Setup of run 1:
## mips_pipeline
    module mips_pipeline(clk, rst, imem_addr, imem_rdata, dmem_addr, dmem_wdata, dmem_we, dmem_rdata);
Size in the first run: about 8300 cells after synthesis, ~1600 flip-flops, roughly 0.074 mm² of cells after synthesis.
export LEC_CHECK = 0
export ABC_AREA = 1
export CAP_MARGIN = 20
export CELL_PAD_IN_SITES_GLOBAL_PLACEMENT = 3
export CORE_ASPECT_RATIO = 1.41
export CORE_MARGIN = 7
export CORE_UTILIZATION = 55
export MAX_ROUTING_LAYER = met4
export MIN_ROUTING_LAYER = met2
export PLACE_DENSITY = 0.6
export SLEW_MARGIN = 5
create_clock -name core_clock -period 17.5 [get_ports {clk}]
run.sh (not shown) runs the stock make flow with config.mk's settings and CLKGATE_MAP_FILE=.
Run 1 did not run to completion, as it errored out during global placement without I/O.
Changes in run 2 relative to run 1:
Settings: swapping 5 for 20 in SLEW_MARGIN; swapping 55 for 57 in CORE_UTILIZATION; clearing ABC_AREA, which used to be 1; clearing CORE_ASPECT_RATIO, which used to be 1.41; clearing MIN_ROUTING_LAYER, which used to be met2; swapping 7 for 2 in CORE_MARGIN; clearing MAX_ROUTING_LAYER, which used to be met4; clearing CELL_PAD_IN_SITES_GLOBAL_PLACEMENT, which used to be 3; swapping 17.5 for 8.28 in the clock period (ns, I/O delays scaled along).
==> results <==
Although run 2 finished all stages, its layout failed final checks on negative setup slack.
Higher fraction of the mapped netlist area in simple logic gates among run 2 and run 1: run 1
In the metrics for run 2 and run 1, the one carrying the higher area of the core is run 1.
Relative to run 1, the mean cell area of the mapped netlist measured on run 2 has increased by more than half.
What run 2 reported for overall die width has to be multiplied by 0.904 to get the figure for run 1.
Taking run 1 as the reference point, the chip area of run 2 falls by about 12%.
Async set or reset register ratio after synthesis came out exactly the same in run 2 and run 1.
Summary of run 2 over run 1: number of distinct library cell variants in the gate-level netlist after synthesis up 15; area after synthesis went down 4.0%; count of mapped cells out of synthesis down 3008.
The summed standard-cell area reported by yosys of run 2 falls short of that of run 1 by 0.0030 mm².
Relative to run 2, the following input files were edited for run 3:
Settings: setting TNS_END_PERCENT to 95 for the first time; removing PLACE_DENSITY (formerly 0.6); changing CORE_UTILIZATION from 57 to 40; setting CELL_PAD_IN_SITES_DETAIL_PLACEMENT to 1 for the first time; changing the clock period (ns, I/O delays scaled along) from 8.28 to 15.0.
==> comparison <==
FAIL: run 2; every other run in run 3 and run 2 is clean. Compared with run 2, in run 3 number of cells upsized or downsized after cts went down by 10; CTS H-tree depth neither gained nor lost much; y dimension of the die climbed 69 µm. Run 3 against run 2; post-layout total power is down by more than a quarter. Compare run 3 and run 2 | overall track demand over capacity in global routing lower: run 3. Against run 2, run 3 comes in 0.16 points higher on signed area change from the synthesized netlist to the final layout. When run 3 is set beside run 2, its non-clock buffer count turns out to be about 18% smaller. Run 3 ends up with higher max-slew headroom at the worst pin than run 2 does. The run showing the smaller setup slack of the critical path after layout is run 2. Measured against each other, run 3 and run 2 differ in count of clock-net buffers in the final layout, the higher figure coming from run 3. Final wirelength was lower in run 2 than in run 3.

========
Starting RTL as in the previous note.
clock: 11.7 ns
lec_check: 0
cap_margin: 20
core_margin: 2
core_utilization: 70
cts_cluster_size: 25
slew_margin: 20
The first run completed and failed the layout checks on setup timing.
Rerun with:
--- a/flow/config.mk
+++ b/flow/config.mk
@@ -7,6 +7,14 @@
 export LEC_CHECK = 0
 export CAP_MARGIN = 20
+export CELL_PAD_IN_SITES_GLOBAL_PLACEMENT = 0
 export CORE_MARGIN = 2
-export CORE_UTILIZATION = 70
-export CTS_CLUSTER_SIZE = 25
+export CORE_UTILIZATION = 72
+export CTS_CLUSTER_DIAMETER = 32
+export CTS_CLUSTER_SIZE = 33
+export GPL_ROUTABILITY_DRIVEN = 1
+export GPL_TIMING_DRIVEN = 1
+export HOLD_SLACK_MARGIN = -0.08
+export MAX_ROUTING_LAYER = met4
+export PLACE_DENSITY = 0.4
+export SETUP_SLACK_MARGIN = 2.25
 export SLEW_MARGIN = 20
Result: The changed run produced a layout that fails on setup timing; utilization rose by 6.0 points; first-iteration DRC count rose by 48%; die size fell by 2.7%; wire length goes up by 17%; clock-buffer cell count grows by 67; synthesized cell count stays the same; final area climbs by 4.2%; power rose by 17%; worst hold slack got worse by 0.029 ns.
Rerun with:
==> flow/config.mk (replaced) <==
export PLATFORM = sky130hd
export DESIGN_NAME = mips_pipeline
export DESIGN_NICKNAME = mips_pipeline
export VERILOG_FILES = /design/flow/design.v
export SDC_FILE = /design/flow/constraint.sdc
export NUM_CORES = 4
export LEC_CHECK = 0
export CAP_MARGIN = 20
export CORE_MARGIN = 2
export CORE_UTILIZATION = 40
export PLACE_DENSITY = 0.6
export SETUP_SLACK_MARGIN = 4.01
export SLEW_MARGIN = 20
==> flow/constraint.sdc (replaced) <==
create_clock -name core_clock -period 14.6 [get_ports {clk}]
set_input_delay 2.9200 -clock core_clock [delete_from_list [all_inputs] [get_ports {clk}]]
set_output_delay 2.9200 -clock core_clock [all_outputs]
set_load 0.01 [all_outputs]
Now the flow produced a clean layout.
Setup slack improved by 2.7 ns.
Routed wire length fell by 11%.
Clock power shrinks by 45%.
Hold slack improves by 0.011 ns.
Via count decreases by 12%.
Fmax came out lower by 1.2%.
Global-route usage shrinks by 27 points.
Clock-buffer cell count falls by 54.
Rerun with:
--- a/flow/config.mk
+++ b/flow/config.mk
@@ -6,8 +6,8 @@
 export NUM_CORES = 4
 export LEC_CHECK = 0
+export ABC_AREA = 1
 export CAP_MARGIN = 20
 export CORE_MARGIN = 2
-export CORE_UTILIZATION = 40
+export CORE_UTILIZATION = 62
 export PLACE_DENSITY = 0.6
-export SETUP_SLACK_MARGIN = 4.01
 export SLEW_MARGIN = 20
==> flow/constraint.sdc (replaced) <==
create_clock -name core_clock -period 8.28 [get_ports {clk}]
set_input_delay 1.6560 -clock core_clock [delete_from_list [all_inputs] [get_ports {clk}]]
set_output_delay 1.6560 -clock core_clock [all_outputs]
set_load 0.01 [all_outputs]
What happened:
- The new run completed and failed the layout checks on setup timing
- first-iteration DRC count increases by about 130%
- hold slack gets better by 0.014 ns
- critical path depth rises by 4
- clock power goes up by 77%
- wire length goes up by about 17%
- area after synthesis increases by about 4%
- sequential cell count does not change
- die size came out lower by about 33%
Rerun with:
--- a/flow/config.mk
+++ b/flow/config.mk
@@ -9,5 +9,6 @@
 export CAP_MARGIN = 20
 export CORE_MARGIN = 2
-export CORE_UTILIZATION = 62
-export PLACE_DENSITY = 0.6
+export CORE_UTILIZATION = 68
+export CTS_CLUSTER_SIZE = 96
+export PLACE_DENSITY = 0.37
 export SLEW_MARGIN = 20
==> flow/constraint.sdc (replaced) <==
create_clock -name core_clock -period 20.6 [get_ports {clk}]
set_input_delay 4.1200 -clock core_clock [delete_from_list [all_inputs] [get_ports {clk}]]
set_output_delay 4.1200 -clock core_clock [all_outputs]
set_load 0.01 [all_outputs]
Result:
- Now the flow completed without violations
- clock skew is lower by 0.0063 ns
- utilization went up by 5.9 points
- total power came out lower by well over a third
- flip-flop count stays the same
- global-route usage goes up by 3.1 points
- maximum frequency came out lower by about a fifth
Rerun with:
--- a/flow/config.mk
+++ b/flow/config.mk
@@ -6,9 +6,8 @@
 export NUM_CORES = 4
 export LEC_CHECK = 0
-export ABC_AREA = 1
 export CAP_MARGIN = 20
 export CORE_MARGIN = 2
-export CORE_UTILIZATION = 68
-export CTS_CLUSTER_SIZE = 96
-export PLACE_DENSITY = 0.37
+export CORE_UTILIZATION = 60
+export HOLD_SLACK_MARGIN = 0.3
+export SETUP_SLACK_MARGIN = 1.71
 export SLEW_MARGIN = 20
==> flow/constraint.sdc (replaced) <==
create_clock -name core_clock -period 7.67 [get_ports {clk}]
set_input_delay 1.5340 -clock core_clock [delete_from_list [all_inputs] [get_ports {clk}]]
set_output_delay 1.5340 -clock core_clock [all_outputs]
set_load 0.01 [all_outputs]
After rerunning:
- With this change the flow completed, yet does not pass: setup timing
- hold slack barely changes
- clock skew barely changes
- area after synthesis shrinks by 4.0%
- routed wire length shrinks by 15%
- die area grows by 8.7%
- global-route usage shrinks by 9.4 points
- final area shrinks by 1.4%
- register-to-register slack loses 9.4 ns

========
Starting RTL as in the previous note.
clock: 10.9 ns
lec_check: 0
cap_margin: 20
cell_pad_in_sites_global_placement: 0
core_margin: 2
core_utilization: 70
cts_cluster_diameter: 263
gpl_routability_driven: 1
gpl_timing_driven: 1
hold_slack_margin: -0.09
max_routing_layer: met4
place_density_lb_addon: 0.06
setup_slack_margin: 1.64
slew_margin: 20
The baseline produced a layout that fails on negative setup slack.
Edit:
--- a/flow/config.mk
+++ b/flow/config.mk
@@ -9 +9 @@
-export CELL_PAD_IN_SITES_GLOBAL_PLACEMENT = 0
+export CELL_PAD_IN_SITES_GLOBAL_PLACEMENT = 2
@@ -11 +11 @@
-export CORE_UTILIZATION = 70
+export CORE_UTILIZATION = 65
@@ -15 +14,0 @@
-export HOLD_SLACK_MARGIN = -0.09
@@ -17,2 +15,0 @@
-export PLACE_DENSITY_LB_ADDON = 0.06
-export SETUP_SLACK_MARGIN = 1.64
==> flow/constraint.sdc (replaced) <==
create_clock -name core_clock -period 13.8 [get_ports {clk}]
set_input_delay 2.7600 -clock core_clock [delete_from_list [all_inputs] [get_ports {clk}]]
set_output_delay 2.7600 -clock core_clock [all_outputs]
set_load 0.01 [all_outputs]
After rerunning: The changed run finished with timing, DRC and antenna clean. Power drops by 21%. Final area barely changes. Via count drops by 1.5%.
Edit:
--- a/flow/config.mk
+++ b/flow/config.mk
@@ -9 +8,0 @@
-export CELL_PAD_IN_SITES_GLOBAL_PLACEMENT = 2
@@ -11,5 +10,2 @@
-export CORE_UTILIZATION = 65
-export CTS_CLUSTER_DIAMETER = 263
-export GPL_ROUTABILITY_DRIVEN = 1
-export GPL_TIMING_DRIVEN = 1
-export MAX_ROUTING_LAYER = met4
+export CORE_UTILIZATION = 40
+export PLACE_DENSITY = 0.6
==> flow/constraint.sdc (replaced) <==
create_clock -name core_clock -period 14.6 [get_ports {clk}]
set_input_delay 2.9200 -clock core_clock [delete_from_list [all_inputs] [get_ports {clk}]]
set_output_delay 2.9200 -clock core_clock [all_outputs]
set_load 0.01 [all_outputs]
After rerunning: The new run completed without violations; setup slack gains 0.17 ns; combinational power decreases by about 4%; total power drops by 4.0%; sequential share of layout area came out lower by 0.98 points; non-clock buffer count went up by 9; register-to-register slack gets better by 0.17 ns; first-iteration DRC count falls by about 30%; via count goes down by about 3%.
Edit:
--- a/flow/config.mk
+++ b/flow/config.mk
@@ -9,2 +9,4 @@
-export CORE_MARGIN = 2
-export CORE_UTILIZATION = 40
+export CORE_ASPECT_RATIO = 1.41
+export CORE_MARGIN = 7
+export CORE_UTILIZATION = 22
+export MIN_ROUTING_LAYER = met2
@@ -12 +14 @@
-export SLEW_MARGIN = 20
+export SLEW_MARGIN = 5
==> flow/constraint.sdc (replaced) <==
create_clock -name core_clock -period 17.5 [get_ports {clk}]
set_input_delay 3.5000 -clock core_clock [delete_from_list [all_inputs] [get_ports {clk}]]
set_output_delay 3.5000 -clock core_clock [all_outputs]
set_load 0.01 [all_outputs]
The changed run produced a clean layout. Fmax falls by 16%. Global-route usage falls by 2.7 points. Setup slack improved by 0.19 ns. Non-clock buffer count does not change. Routed wire length rises by 15%. Via count rises by 35%. Power falls by 14%. Sequential share of layout area falls by 1.3 points. Sequential power falls by 15%. Hold slack got worse by 0.011 ns. First-iteration DRC count rises to 3.3 times its value.
Edit:
--- a/flow/config.mk
+++ b/flow/config.mk
@@ -9,6 +9,7 @@
-export CORE_ASPECT_RATIO = 1.41
-export CORE_MARGIN = 7
-export CORE_UTILIZATION = 22
-export MIN_ROUTING_LAYER = met2
-export PLACE_DENSITY = 0.6
-export SLEW_MARGIN = 5
+export CORE_ASPECT_RATIO = 1.55
+export CORE_MARGIN = 2
+export CORE_UTILIZATION = 72
+export CTS_CLUSTER_SIZE = 25
+export PLACE_DENSITY = 0.37
+export SETUP_SLACK_MARGIN = 2.53
+export SLEW_MARGIN = 20
==> flow/constraint.sdc (replaced) <==
create_clock -name core_clock -period 8.51 [get_ports {clk}]
set_input_delay 1.7020 -clock core_clock [delete_from_list [all_inputs] [get_ports {clk}]]
set_output_delay 1.7020 -clock core_clock [all_outputs]
set_load 0.01 [all_outputs]
Effect:
- Now the flow completed and failed the layout checks on negative setup slack
- die size goes down by 70%
- clock skew goes down by 0.032 ns
- non-clock buffer count goes up by 36
Power and IR drop assume default switching activity.
